==> flow/design.v (excerpt) <==
module timer_top (
	input  wire sys_clk,
	input  wire sys_rst_n,
	input  wire tim_psel,
	input  wire tim_penable,
	input  wire tim_pwrite,
	input  wire [11:0] tim_paddr,
	input  wire [31:0] tim_pwdata,
	input  wire [3:0]  tim_pstrb,
	output wire [31:0] tim_prdata,
	output wire tim_pslverr,
	output wire tim_pready,
	output wire tim_int,
	input  wire dbg_mode
);
For scale: about 1300 cells after synthesis, ~210 flip-flops, about 13000 um2 of cells after synthesis.
==> flow/config.mk <==
export PLATFORM = sky130hd
export DESIGN_NAME = timer_top
export DESIGN_NICKNAME = timer_top
export VERILOG_FILES = /design/flow/design.v
export SDC_FILE = /design/flow/constraint.sdc
export NUM_CORES = 4
export LEC_CHECK = 0
export CAP_MARGIN = 20
export CORE_MARGIN = 2
export CORE_UTILIZATION = 40
export PLACE_DENSITY = 0.6
export SLEW_MARGIN = 20
==> flow/constraint.sdc <==
create_clock -name core_clock -period 6.5 [get_ports {sys_clk}]
set_input_delay 1.3000 -clock core_clock [delete_from_list [all_inputs] [get_ports {sys_clk}]]
set_output_delay 1.3000 -clock core_clock [all_outputs]
set_load 0.01 [all_outputs]
run.sh (not shown) runs the stock make flow with config.mk's settings and CLKGATE_MAP_FILE=.
The first run passed the timing, DRC and antenna checks.
Rerun with:
CORE_UTILIZATION = 72   (was 40)
CTS_CLUSTER_DIAMETER = 105   (was unset)
PLACE_DENSITY = unset   (was 0.6)
PLACE_DENSITY_LB_ADDON = 0.28   (was unset)
clock period = 3.25 ns   (was 6.5 ns; I/O delays follow)
After rerunning: The changed run finished but fails on negative setup slack. Total power climbs by well over a third. Worst hold slack got worse by 0.33 ns. Wire length rises by about a fifth. Worst setup slack loses 0.97 ns. First-iteration DRC count went up by well over a third. Area after synthesis does not change. Final area goes up by a few percent. Sequential cell count does not change.


Starting RTL as in the previous note.
==> flow/config.mk <==
export PLATFORM = sky130hd
export DESIGN_NAME = timer_top
export DESIGN_NICKNAME = timer_top
export VERILOG_FILES = /design/flow/design.v
export SDC_FILE = /design/flow/constraint.sdc
export NUM_CORES = 4
export LEC_CHECK = 0
export CAP_MARGIN = 20
export CELL_PAD_IN_SITES_DETAIL_PLACEMENT = 1
export CORE_ASPECT_RATIO = 0.51
export CORE_MARGIN = 2
export CORE_UTILIZATION = 53
export CTS_CLUSTER_DIAMETER = 39
export CTS_CLUSTER_SIZE = 45
export GPL_ROUTABILITY_DRIVEN = 1
export MIN_ROUTING_LAYER = met1
export PLACE_DENSITY_LB_ADDON = 0.15
export SETUP_SLACK_MARGIN = -0.27
export SLEW_MARGIN = 20
==> flow/constraint.sdc <==
create_clock -name core_clock -period 8.45 [get_ports {sys_clk}]
set_input_delay 1.6900 -clock core_clock [delete_from_list [all_inputs] [get_ports {sys_clk}]]
set_output_delay 1.6900 -clock core_clock [all_outputs]
set_load 0.01 [all_outputs]
The baseline completed without violations.
Edit:
- CELL_PAD_IN_SITES_DETAIL_PLACEMENT: 1 -> not set
- CORE_ASPECT_RATIO: 0.51 -> not set
- CORE_UTILIZATION: 53 -> 52
- CTS_CLUSTER_DIAMETER: 39 -> not set
- CTS_CLUSTER_SIZE: 45 -> not set
- GPL_ROUTABILITY_DRIVEN: 1 -> not set
- MIN_ROUTING_LAYER: met1 -> not set
- PLACE_DENSITY: not set -> 0.6
- PLACE_DENSITY_LB_ADDON: 0.15 -> not set
- SETUP_SLACK_MARGIN: -0.27 -> not set
- clock period: 8.45 -> 7.14 ns (I/O delays scaled with it)
Cell area is about the same.
Worst setup slack loses 0.72 ns.
Worst hold slack loses 0.034 ns.
Power grows by about 16%.
Synthesized area stays the same.
Edit:
- ABC_AREA: not set -> 1
- CORE_UTILIZATION: 52 -> 67
- clock period: 7.14 -> 7.12 ns (I/O delays scaled with it)
After rerunning:
- The new run finished with timing, DRC and antenna clean
- worst setup slack got worse by 0.34 ns
- design area grows by about 12%
- cell count came out higher by about 60%
- combinational power rises by 22%
- area after synthesis came out higher by about 16%
- wire length rose by 49%
Edit:
- ABC_AREA: 1 -> not set
- CORE_UTILIZATION: 67 -> 72
- CTS_CLUSTER_DIAMETER: not set -> 202
- CTS_CLUSTER_SIZE: not set -> 14
- clock period: 7.12 -> 3.33 ns (I/O delays scaled with it)
With this change the flow finished but failed the layout checks on negative setup slack.
Routed wire length goes down by a quarter to a third.
Sequential share of layout area rose by 3.0 points.
Global-route usage came out lower by 8.2 points.
Worst hold slack loses 0.32 ns.
Worst setup slack degrades by 0.88 ns.
Critical path depth drops by 1.


Setup of willow:
timer_top again, from the RTL that the note above started with.
export LEC_CHECK = 0
export ABC_AREA = 1
export CAP_MARGIN = 15
export CORE_MARGIN = 2
export CORE_UTILIZATION = 72
export CTS_CLUSTER_DIAMETER = 214
export GPL_TIMING_DRIVEN = 1
export HOLD_SLACK_MARGIN = -0.05
export MIN_ROUTING_LAYER = met1
export SETUP_SLACK_MARGIN = -0.54
export SLEW_MARGIN = 35
export TNS_END_PERCENT = 95
create_clock -name core_clock -period 6.95 [get_ports {sys_clk}]
[inputs] garnet vs willow
- CTS_CLUSTER_DIAMETER changed from 214 to 395
- ABC_AREA changed from 1 to 0
- HOLD_SLACK_MARGIN changed from -0.05 to 0.3
- SETUP_SLACK_MARGIN changed from -0.54 to -0.5
- the clock period (ns, I/O delays scaled along) changed from 6.95 to 6.57
Notes after the runs:
garnet: done, clean on timing, DRC and antenna. Run comparison: willow timing startpoint of the critical path tim_paddr[7]; garnet timing startpoint of the critical path tim_paddr[6]. Measured against each other, garnet and willow differ in core utilization, the higher figure coming from garnet. Synthesized area for garnet: 14% down relative to willow. garnet: fraction of area in multi-input gates 0.92 points above willow. Changes observed in garnet relative to willow: logic gate share of total power shows a reduction of 0.8 points; switching share of total power shows a reduction of 1.8 points.
Setup changes, garnet to amber
- PLACE_DENSITY now 0.6, previously not set
- HOLD_SLACK_MARGIN no longer set, was 0.3
- SETUP_SLACK_MARGIN no longer set, was -0.5
- CTS_CLUSTER_DIAMETER no longer set, was 395
- ABC_AREA no longer set, was 0
- CORE_UTILIZATION now 36, was 72
- TNS_END_PERCENT no longer set, was 95
- MIN_ROUTING_LAYER no longer set, was met1
- GPL_TIMING_DRIVEN no longer set, was 1
- CAP_MARGIN now 20, was 15
- SLEW_MARGIN now 20, was 35
- the clock period (ns, I/O delays scaled along) now 5.72, was 6.57
==> comparison <==
- On tally of filler cells in the layout: amber sits above garnet.
- Routed wire length in amber is about 7.5% above garnet.
- garnet has a higher initial core utilization than amber.
- Comparing garnet and amber, the higher static leakage is on amber.
- Of amber and garnet, it is amber that has the higher critical path depth.
The following lists how violet was set up differently from amber:
- CORE_UTILIZATION: 36 -> 64
- PLACE_DENSITY: 0.6 -> unset
- the clock period (ns, I/O delays scaled along): 5.72 -> 4.48
Findings:
- Sequential portion of the cell area came out higher on violet than on amber.
- Relative to amber, minimum setup slack after placement decreased by 0.53 ns in violet.
- Utilization amber -> violet: up
- Share of total power in combinational logic: violet vs amber, no meaningful difference
- Delta (violet minus amber): delay of the slowest cell on the worst path fell by 0.42 ns, final-layout clock buffer total saw a decrease, post-layout worst setup margin lower, hold slack saw a decrease.
- Diff violet..amber | cell area after synthesis | unchanged
- The post-layout period usage of the worst path of violet exceeds that of amber by 6.7 points.
- Switching power summed over all nets: violet higher than amber


timer_top again, from the RTL that the note above started with.
clock: 6.13 ns
lec_check: 0
abc_area: 1
cap_margin: 20
core_aspect_ratio: 0.52
core_margin: 2
core_utilization: 19
cts_cluster_size: 33
gpl_routability_driven: 0
gpl_timing_driven: 1
hold_slack_margin: -0.02
max_routing_layer: met4
min_routing_layer: met1
slew_margin: 35
tns_end_percent: 75
Next try:
--- a/flow/config.mk
+++ b/flow/config.mk
@@ -10 +9,0 @@
-export CORE_ASPECT_RATIO = 0.52
@@ -12,3 +11,3 @@
-export CORE_UTILIZATION = 19
-export CTS_CLUSTER_SIZE = 33
-export GPL_ROUTABILITY_DRIVEN = 0
+export CORE_UTILIZATION = 72
+export CTS_CLUSTER_DIAMETER = 119
+export CTS_CLUSTER_SIZE = 85
@@ -16,2 +14,0 @@
-export HOLD_SLACK_MARGIN = -0.02
-export MAX_ROUTING_LAYER = met4
@@ -18,0 +16,2 @@
+export PLACE_DENSITY_LB_ADDON = 0.29
+export SETUP_SLACK_MARGIN = 0.83
@@ -20 +19 @@
-export TNS_END_PERCENT = 75
+export TNS_END_PERCENT = 95
==> flow/constraint.sdc (replaced) <==
create_clock -name core_clock -period 3.26 [get_ports {sys_clk}]
set_input_delay 0.6520 -clock core_clock [delete_from_list [all_inputs] [get_ports {sys_clk}]]
set_output_delay 0.6520 -clock core_clock [all_outputs]
set_load 0.01 [all_outputs]
- The changed run died in 5_1_grt
- synthesized cell count does not change
- synthesized area is unchanged
- die area drops by well over a third
Next try:
--- a/flow/config.mk
+++ b/flow/config.mk
@@ -8 +7,0 @@
-export ABC_AREA = 1
@@ -13 +12 @@
-export CTS_CLUSTER_SIZE = 85
+export CTS_CLUSTER_SIZE = 24
@@ -16,2 +15 @@
-export PLACE_DENSITY_LB_ADDON = 0.29
-export SETUP_SLACK_MARGIN = 0.83
+export SETUP_SLACK_MARGIN = -0.22
==> flow/constraint.sdc (replaced) <==
create_clock -name core_clock -period 3.49 [get_ports {sys_clk}]
set_input_delay 0.6980 -clock core_clock [delete_from_list [all_inputs] [get_ports {sys_clk}]]
set_output_delay 0.6980 -clock core_clock [all_outputs]
set_load 0.01 [all_outputs]
Now the flow ran to the end with violations: negative setup slack.
Area after synthesis drops by 14%.
Die area drops by 14%.
Synthesized cell count drops by 47%.
Next try:
==> flow/config.mk (replaced) <==
export PLATFORM = sky130hd
export DESIGN_NAME = timer_top
export DESIGN_NICKNAME = timer_top
export VERILOG_FILES = /design/flow/design.v
export SDC_FILE = /design/flow/constraint.sdc
export NUM_CORES = 4
export LEC_CHECK = 0
export CAP_MARGIN = 20
export CORE_MARGIN = 2
export CORE_UTILIZATION = 40
export PLACE_DENSITY = 0.6
export SLEW_MARGIN = 20
==> flow/constraint.sdc (replaced) <==
create_clock -name core_clock -period 5.72 [get_ports {sys_clk}]
set_input_delay 1.1440 -clock core_clock [delete_from_list [all_inputs] [get_ports {sys_clk}]]
set_output_delay 1.1440 -clock core_clock [all_outputs]
set_load 0.01 [all_outputs]
=> The changed run passed the timing, DRC and antenna checks; die size increases by 77%; total power drops by 24%; hold slack gains 440 ps; synthesized cell count does not change; final area rose by 1.2%; setup slack is better by 740 ps.
Next try:
--- a/flow/config.mk
+++ b/flow/config.mk
@@ -8 +8,2 @@
-export CAP_MARGIN = 20
+export ABC_AREA = 1
+export CAP_MARGIN = 5
@@ -10,2 +11,4 @@
-export CORE_UTILIZATION = 40
-export PLACE_DENSITY = 0.6
+export CORE_UTILIZATION = 72
+export CTS_CLUSTER_DIAMETER = 105
+export PLACE_DENSITY = 0.42
+export SETUP_SLACK_MARGIN = 0.93
==> flow/constraint.sdc (replaced) <==
create_clock -name core_clock -period 3.24 [get_ports {sys_clk}]
set_input_delay 0.6480 -clock core_clock [delete_from_list [all_inputs] [get_ports {sys_clk}]]
set_output_delay 0.6480 -clock core_clock [all_outputs]
set_load 0.01 [all_outputs]
What happened:
- Now the flow ended with an error in 5_1_grt (GRT-0232)
- area after synthesis grows by 16%
- die size falls by 35%
- synthesized cell count came out higher by 88%
Power figures rest on the tool's default switching activity, not on a simulated workload.
